==> flow/design.v <==
module cordic(clk, angle, sine, cosine);
  input clk;
  input signed [31:0] angle;  
  output signed [15:0] sine;  
  output signed [15:0] cosine;
  reg signed [15:0] x [0:12];
  reg signed [15:0] y [0:12];
  reg signed [31:0] z [0:12];
  parameter scaling_factor = 19896;  
  wire [1:0] sector;
  assign sector = angle[31:30];
  assign sine = y[12];
  assign cosine = x[12];
  wire signed [31:0] theta [0:12];
  assign theta [ 0] = 'h20000000;   
  assign theta [ 1] = 'h12E4051D;   
  assign theta [ 2] = 'h9FB385B;    
  assign theta [ 3] = 'h51111D4;    
  assign theta [ 4] = 'h28B0D43;    
  assign theta [ 5] = 'h145D7E1;    
  assign theta [ 6] = 'hA2F61E;     
  assign theta [ 7] = 'h517C55;     
  assign theta [ 8] = 'h28BE53;     
  assign theta [ 9] = 'h145F2E;     
  assign theta [10] = 'hA2F98;      
  assign theta [11] = 'h517CC;      
  assign theta [12] = 'h28BE6;      
  always @(posedge clk)
  begin 
    if (sector == 2'b00) begin
	  x[0] <= scaling_factor;
      y[0] <= 0;
      z[0] <= angle;      
    end
    else if  (sector == 2'b11) begin
	  x[0] <= scaling_factor;
      y[0] <= 0;
      z[0] <= angle;      
    end      
    else if (sector == 2'b01) begin
      x[0] <= -0;
      y[0] <= scaling_factor;
      z[0] <= {2'b00,angle[29:0]};      
    end
    else if (sector == 2'b10) begin
      x[0] <= 0;
      y[0] <= -scaling_factor;
      z[0] <= {2'b11,angle[29:0]};
    end
  end
  genvar i;
  generate
    for (i=0; i<13; i=i+1)
      begin
        wire sgn; 
	assign sgn = z[i][31];  
	wire signed [15:0] xnew, ynew;
        assign xnew = x[i] >>> i;  
        assign ynew = y[i] >>> i;
        always @(posedge clk)
          begin
            if (sgn==1)
              begin
                x[i+1] <= x[i]+ynew;
                y[i+1] <= y[i]-xnew;
                z[i+1] <= z[i]+theta[i];
              end
            else
              begin
                x[i+1] <= x[i]-ynew;
                y[i+1] <= y[i]+xnew;
                z[i+1] <= z[i]-theta[i];
              end
          end
      end
  endgenerate
endmodule
==> flow/config.mk <==
export PLATFORM = sky130hd
export DESIGN_NAME = cordic
export DESIGN_NICKNAME = cordic
export VERILOG_FILES = /design/flow/design.v
export SDC_FILE = /design/flow/constraint.sdc
export NUM_CORES = 4
export LEC_CHECK = 0
export CAP_MARGIN = 20
export CORE_MARGIN = 2
export CORE_UTILIZATION = 72
export CTS_CLUSTER_SIZE = 43
export GPL_ROUTABILITY_DRIVEN = 1
export PLACE_DENSITY = 0.64
export SETUP_SLACK_MARGIN = -0.23
export SLEW_MARGIN = 40
==> flow/constraint.sdc <==
create_clock -name core_clock -period 2.99 [get_ports {clk}]
set_input_delay 0.5980 -clock core_clock [delete_from_list [all_inputs] [get_ports {clk}]]
set_output_delay 0.5980 -clock core_clock [all_outputs]
set_load 0.01 [all_outputs]
run.sh (not shown) runs the stock make flow with config.mk's settings and CLKGATE_MAP_FILE=.
The starting point finished but fails on setup timing.
Change:
ABC_AREA = 1   (was default)
CORE_ASPECT_RATIO = 0.88   (was default)
CORE_UTILIZATION = 58   (was 72)
CTS_CLUSTER_SIZE = 57   (was 43)
PLACE_DENSITY = default   (was 0.64)
SETUP_SLACK_MARGIN = 1.23   (was -0.23)
SLEW_MARGIN = 5   (was 40)
clock period = 4.74 ns   (was 2.99 ns; I/O delays follow)
Result: The changed run finished clean; global-route usage went down by 3.6 points; routed wire length went up by 31%; final area went up by 13%; synthesized area went up by 27%.
Change:
ABC_AREA = default   (was 1)
CORE_ASPECT_RATIO = default   (was 0.88)
CORE_UTILIZATION = 72   (was 58)
CTS_CLUSTER_DIAMETER = 147   (was default)
CTS_CLUSTER_SIZE = default   (was 57)
GPL_ROUTABILITY_DRIVEN = default   (was 1)
SETUP_SLACK_MARGIN = 0.49   (was 1.23)
SLEW_MARGIN = 20   (was 5)
clock period = 3.43 ns   (was 4.74 ns; I/O delays follow)
What happened: The changed run finished with setup timing left. Sequential share of layout area came out higher by 2.1 points. Non-clock buffer count came out higher by 446. Worst setup slack gets worse by 1600 ps. Cell count went down by well over a third. Area after synthesis is lower by about a fifth. Global-route usage increases by 3.1 points. Wire length shrinks slightly. Clock skew barely changes.

Starts from the design.v that is shown in full above.
clock: 2.59 ns
lec_check: 0
abc_area: 1
cap_margin: 0
core_aspect_ratio: 1.41
core_margin: 2
core_utilization: 72
cts_cluster_size: 10
place_density: 0.42
slew_margin: 20
tns_end_percent: 10
The baseline finished but failed the layout checks on negative setup slack.
==> next run, changes <==
==> flow/config.mk (replaced) <==
export PLATFORM = sky130hd
export DESIGN_NAME = cordic
export DESIGN_NICKNAME = cordic
export VERILOG_FILES = /design/flow/design.v
export SDC_FILE = /design/flow/constraint.sdc
export NUM_CORES = 4
export LEC_CHECK = 0
export CAP_MARGIN = 20
export CORE_MARGIN = 2
export CORE_UTILIZATION = 40
export SLEW_MARGIN = 20
==> flow/constraint.sdc (replaced) <==
create_clock -name core_clock -period 3.5 [get_ports {clk}]
set_input_delay 0.7000 -clock core_clock [delete_from_list [all_inputs] [get_ports {clk}]]
set_output_delay 0.7000 -clock core_clock [all_outputs]
set_load 0.01 [all_outputs]
Outcome:
- With this change the flow finished clean
- die size went up by 41%
- critical path depth went up by 3
- global-route usage went down by 28 points
- area after synthesis went down by 21%
- sequential cell count is unchanged
- final area went down by 20%
- via count went down by 43%
- clock-buffer cell count went up by 10
- first-iteration DRC count went down by 69%
==> next run, changes <==
--- a/flow/config.mk
+++ b/flow/config.mk
@@ -6,6 +6,11 @@
 export NUM_CORES = 4
 export LEC_CHECK = 0
+export ABC_AREA = 1
 export CAP_MARGIN = 20
 export CORE_MARGIN = 2
 export CORE_UTILIZATION = 40
+export CTS_CLUSTER_SIZE = 10
+export PLACE_DENSITY_LB_ADDON = 0.12
+export SETUP_SLACK_MARGIN = 0.93
 export SLEW_MARGIN = 20
+export TNS_END_PERCENT = 30
=> Worst setup slack improved by 0.78 ns; cell count is higher by 64%; non-clock buffer count is lower by 32; register-to-register slack improved by 0.78 ns; cell area is higher by 27%; global-route usage is higher by 7.2 points; critical path depth is lower by 3.
==> next run, changes <==
==> flow/config.mk (replaced) <==
export PLATFORM = sky130hd
export DESIGN_NAME = cordic
export DESIGN_NICKNAME = cordic
export VERILOG_FILES = /design/flow/design.v
export SDC_FILE = /design/flow/constraint.sdc
export NUM_CORES = 4
export LEC_CHECK = 0
export CAP_MARGIN = 20
export CORE_MARGIN = 2
export CORE_UTILIZATION = 60
export SLEW_MARGIN = 20
==> flow/constraint.sdc (replaced) <==
create_clock -name core_clock -period 3.41 [get_ports {clk}]
set_input_delay 0.6820 -clock core_clock [delete_from_list [all_inputs] [get_ports {clk}]]
set_output_delay 0.6820 -clock core_clock [all_outputs]
set_load 0.01 [all_outputs]
The changed run ran to the end with no violations.
First-iteration DRC count is lower by 59%.
Setup slack loses 0.81 ns.
Cell count is lower by 43%.
Synthesized cell count is lower by 44%.
Fmax is lower by 22%.
Cell area is lower by 21%.
Hold slack gains 0.0061 ns.
==> next run, changes <==
--- a/flow/config.mk
+++ b/flow/config.mk
@@ -8,4 +8,4 @@
 export CAP_MARGIN = 20
 export CORE_MARGIN = 2
-export CORE_UTILIZATION = 60
+export CORE_UTILIZATION = 40
 export SLEW_MARGIN = 20
What happened: Cell count came out higher by 7.5%; wire length is lower by 3.2%; worst hold slack improved by 0.0055 ns; setup slack is better by 0.034 ns; core utilization decreases by 22 points; die area is higher by 49%.
==> next run, changes <==
--- a/flow/config.mk
+++ b/flow/config.mk
@@ -6,6 +6,10 @@
 export NUM_CORES = 4
 export LEC_CHECK = 0
-export CAP_MARGIN = 20
+export ABC_AREA = 1
+export CAP_MARGIN = 40
 export CORE_MARGIN = 2
-export CORE_UTILIZATION = 40
+export CORE_UTILIZATION = 72
+export CTS_CLUSTER_SIZE = 10
+export HOLD_SLACK_MARGIN = 0.3
+export PLACE_DENSITY = 0.42
 export SLEW_MARGIN = 20
==> flow/constraint.sdc (replaced) <==
create_clock -name core_clock -period 2.59 [get_ports {clk}]
set_input_delay 0.5180 -clock core_clock [delete_from_list [all_inputs] [get_ports {clk}]]
set_output_delay 0.5180 -clock core_clock [all_outputs]
set_load 0.01 [all_outputs]
Now the flow produced a layout that fails on negative setup slack.
Via count goes up by 71%.
Critical path depth came out higher by 1.
Final area rose by 24%.
Maximum frequency grows by 24%.
Clock-buffer cell count increases by 11.
Die size falls by 29%.
Register-to-register slack got worse by 0.20 ns.
Worst setup slack got worse by 0.20 ns.

Starts from the design.v that is shown in full above.
clock: 2.99 ns
lec_check: 0
cap_margin: 20
core_margin: 2
core_utilization: 72
cts_cluster_size: 43
gpl_routability_driven: 1
place_density: 0.64
setup_slack_margin: 0.8
slew_margin: 40
The baseline aborted during global routing on DPL-0038.
Rerun with:
--- a/flow/config.mk
+++ b/flow/config.mk
@@ -9,7 +9,5 @@
 export CORE_MARGIN = 2
 export CORE_UTILIZATION = 72
-export CTS_CLUSTER_SIZE = 43
-export GPL_ROUTABILITY_DRIVEN = 1
-export PLACE_DENSITY = 0.64
-export SETUP_SLACK_MARGIN = 0.8
-export SLEW_MARGIN = 40
+export CTS_CLUSTER_DIAMETER = 202
+export CTS_CLUSTER_SIZE = 14
+export SLEW_MARGIN = 20
==> flow/constraint.sdc (replaced) <==
create_clock -name core_clock -period 1.79 [get_ports {clk}]
set_input_delay 0.3580 -clock core_clock [delete_from_list [all_inputs] [get_ports {clk}]]
set_output_delay 0.3580 -clock core_clock [all_outputs]
set_load 0.01 [all_outputs]
Effect:
- This time the run stopped in detailed placement
- area after synthesis does not change
- synthesized cell count is unchanged
- die area stays the same
Rerun with:
--- a/flow/config.mk
+++ b/flow/config.mk
@@ -6,8 +6,9 @@
 export NUM_CORES = 4
 export LEC_CHECK = 0
+export ABC_AREA = 1
 export CAP_MARGIN = 20
 export CORE_MARGIN = 2
 export CORE_UTILIZATION = 72
-export CTS_CLUSTER_DIAMETER = 202
-export CTS_CLUSTER_SIZE = 14
+export CTS_CLUSTER_SIZE = 10
+export PLACE_DENSITY = 0.42
 export SLEW_MARGIN = 20
==> flow/constraint.sdc (replaced) <==
create_clock -name core_clock -period 2.59 [get_ports {clk}]
set_input_delay 0.5180 -clock core_clock [delete_from_list [all_inputs] [get_ports {clk}]]
set_output_delay 0.5180 -clock core_clock [all_outputs]
set_load 0.01 [all_outputs]
Now the flow completed, yet does not pass: negative setup slack; synthesized area goes up by 27%; die area goes up by 27%; synthesized cell count goes up by 78%.
Rerun with:
--- a/flow/config.mk
+++ b/flow/config.mk
@@ -6,9 +6,7 @@
 export NUM_CORES = 4
 export LEC_CHECK = 0
-export ABC_AREA = 1
 export CAP_MARGIN = 20
 export CORE_MARGIN = 2
-export CORE_UTILIZATION = 72
-export CTS_CLUSTER_SIZE = 10
-export PLACE_DENSITY = 0.42
+export CORE_UTILIZATION = 57
+export SETUP_SLACK_MARGIN = 0.72
 export SLEW_MARGIN = 20
==> flow/constraint.sdc (replaced) <==
create_clock -name core_clock -period 2.61 [get_ports {clk}]
set_input_delay 0.5220 -clock core_clock [delete_from_list [all_inputs] [get_ports {clk}]]
set_output_delay 0.5220 -clock core_clock [all_outputs]
set_load 0.01 [all_outputs]
The changed run completed, yet does not pass: negative setup slack.
Sequential share of layout area decreases by 0.85 points.
Worst setup slack got worse by 0.46 ns.
Clock skew decreases by 0.0056 ns.
Wire length decreases by 22%.
Utilization increases by 4.6 points.
Register-to-register slack got worse by 0.46 ns.
Rerun with:
--- a/flow/config.mk
+++ b/flow/config.mk
@@ -6,7 +6,10 @@
 export NUM_CORES = 4
 export LEC_CHECK = 0
+export ABC_AREA = 1
 export CAP_MARGIN = 20
 export CORE_MARGIN = 2
-export CORE_UTILIZATION = 57
-export SETUP_SLACK_MARGIN = 0.72
-export SLEW_MARGIN = 20
+export CORE_UTILIZATION = 40
+export HOLD_SLACK_MARGIN = 0.25
+export PLACE_DENSITY_LB_ADDON = 0.14
+export SETUP_SLACK_MARGIN = 0.27
+export SLEW_MARGIN = 10
==> flow/constraint.sdc (replaced) <==
create_clock -name core_clock -period 3.5 [get_ports {clk}]
set_input_delay 0.7000 -clock core_clock [delete_from_list [all_inputs] [get_ports {clk}]]
set_output_delay 0.7000 -clock core_clock [all_outputs]
set_load 0.01 [all_outputs]
With this change the flow went through all stages and came out clean.
Final area drops by 5.6%.
Fmax goes up by 9.4%.
Area after synthesis rose by about 27%.
First-iteration DRC count increases by about 70%.
Sequential cell count stays the same.
Global-route usage came out lower by 4.9 points.
Wire length came out higher by 32%.
Sequential share of layout area came out higher by 1.1 points.
Die size increases by about 80%.
Rerun with:
--- a/flow/config.mk
+++ b/flow/config.mk
@@ -7,7 +7,8 @@
 export LEC_CHECK = 0
 export ABC_AREA = 1
-export CAP_MARGIN = 20
+export CAP_MARGIN = 35
 export CORE_MARGIN = 2
-export CORE_UTILIZATION = 40
+export CORE_UTILIZATION = 71
+export CTS_CLUSTER_SIZE = 57
 export HOLD_SLACK_MARGIN = 0.25
 export PLACE_DENSITY_LB_ADDON = 0.14
Area after synthesis is unchanged.
Core utilization goes up by 33 points.
Cell area goes down by 1.9%.
Worst setup slack got worse by 0.091 ns.

== yarrow ==
// cordic: RTL as listed in full above, without the edits since
clock: 4.74 ns
lec_check: 0
abc_area: 0
cap_margin: 20
core_aspect_ratio: 0.88
core_margin: 2
core_utilization: 58
cts_cluster_size: 57
gpl_routability_driven: 1
setup_slack_margin: 1.23
slew_margin: 5
yarrow finished end to end and its layout was clean on timing, DRC and antenna.
Inputs modified between yarrow and xenon:
- changing CTS_CLUSTER_SIZE from 57 to 98
- changing ABC_AREA from 0 to 1
- removing GPL_ROUTABILITY_DRIVEN (formerly 1)
- changing CORE_ASPECT_RATIO from 0.88 to 1.12
- changing CORE_UTILIZATION from 58 to 72
- removing SETUP_SLACK_MARGIN (formerly 1.23)
- changing SLEW_MARGIN from 5 to 20
- changing the clock period (ns, I/O delays scaled along) from 4.74 to 1.03
--- outcome ---
Looking at the reports, yarrow completed the entire flow and the layout it produced met the timing, DRC and antenna checks.
xenon terminated abnormally: clock tree synthesis reported DPL-0038.
xenon vs yarrow — number of placed instances, taps included climbed by more than half
Die area: xenon and yarrow compared, higher one is xenon
Summary of the comparison: area reported by Yosys stat is higher in xenon, relative to yarrow.
Synthesized area (xenon vs. yarrow) increases by more than a quarter
Sort xenon and yarrow by core footprint desc -> top: xenon
NOTE: share of the yosys chip area belonging to registers in xenon falls short of that of yarrow
xenon against yarrow: HPWL after detailed placement went up by 160%, horizontal die dimension went down by about 10%.
Compared with yarrow, in xenon post-synthesis share of cell area spent on xor and xnor gates decreased by 5.2 points relative to the old numbers; mux cell area share after synthesis down 1.0 points.
The post-synthesis share of cell area spent on full adders, half adders and majority gates in xenon sits 4.3 points below the value recorded for yarrow.
Changes in violet relative to xenon:
- a deleted ABC_AREA that had been 1
- a change of CAP_MARGIN from 20 to 5
- a deleted CTS_CLUSTER_SIZE that had been 98
- an added SETUP_SLACK_MARGIN of 0.49
- an added CTS_CLUSTER_DIAMETER of 147
- an added PLACE_DENSITY of 0.63
- a deleted CORE_ASPECT_RATIO that had been 1.12
- a change of the clock period (ns, I/O delays scaled along) from 1.03 to 3.43
==> results <==
Diff xenon -> violet: effective utilization at floorplan has remained practically unchanged; placed cell count has decreased; floorplan die width has decreased.
[violet] flow finished | final checks: failed | reasons: negative setup slack
Flow for xenon halted at clock tree synthesis, error code DPL-0038.
Row synthesized area: violet lower / xenon higher
[compare] base=xenon new=violet: and-or/or-and share of the synthesized area climbed 11 points; cell count listed in synth_stat.txt dropped 4020.
Here is what was changed in the inputs of onyx compared with violet.
- CAP_MARGIN now 10, was 5
Findings:
- Ran to the end and failed final checks on negative setup slack: onyx.
- Layout overhead on the synthesized area of violet is on par with onyx.
- Re final area: no difference whatsoever between violet and onyx.
- Diff onyx..violet | share of final layout cell area taken by non-clock buffers | unchanged
- From onyx to violet, number of logic stages on the critical path including buffering did not move at all.
- Diff onyx..violet | final cell count | unchanged
- Reported for onyx and violet, global-route usage turned out identical to the last digit.
- Changes observed in onyx relative to violet: distinct cell type count after synthesis held steady, fraction of the cycle the final worst path needs held steady, clock latency at the later pin of the worst-skew pair held steady.
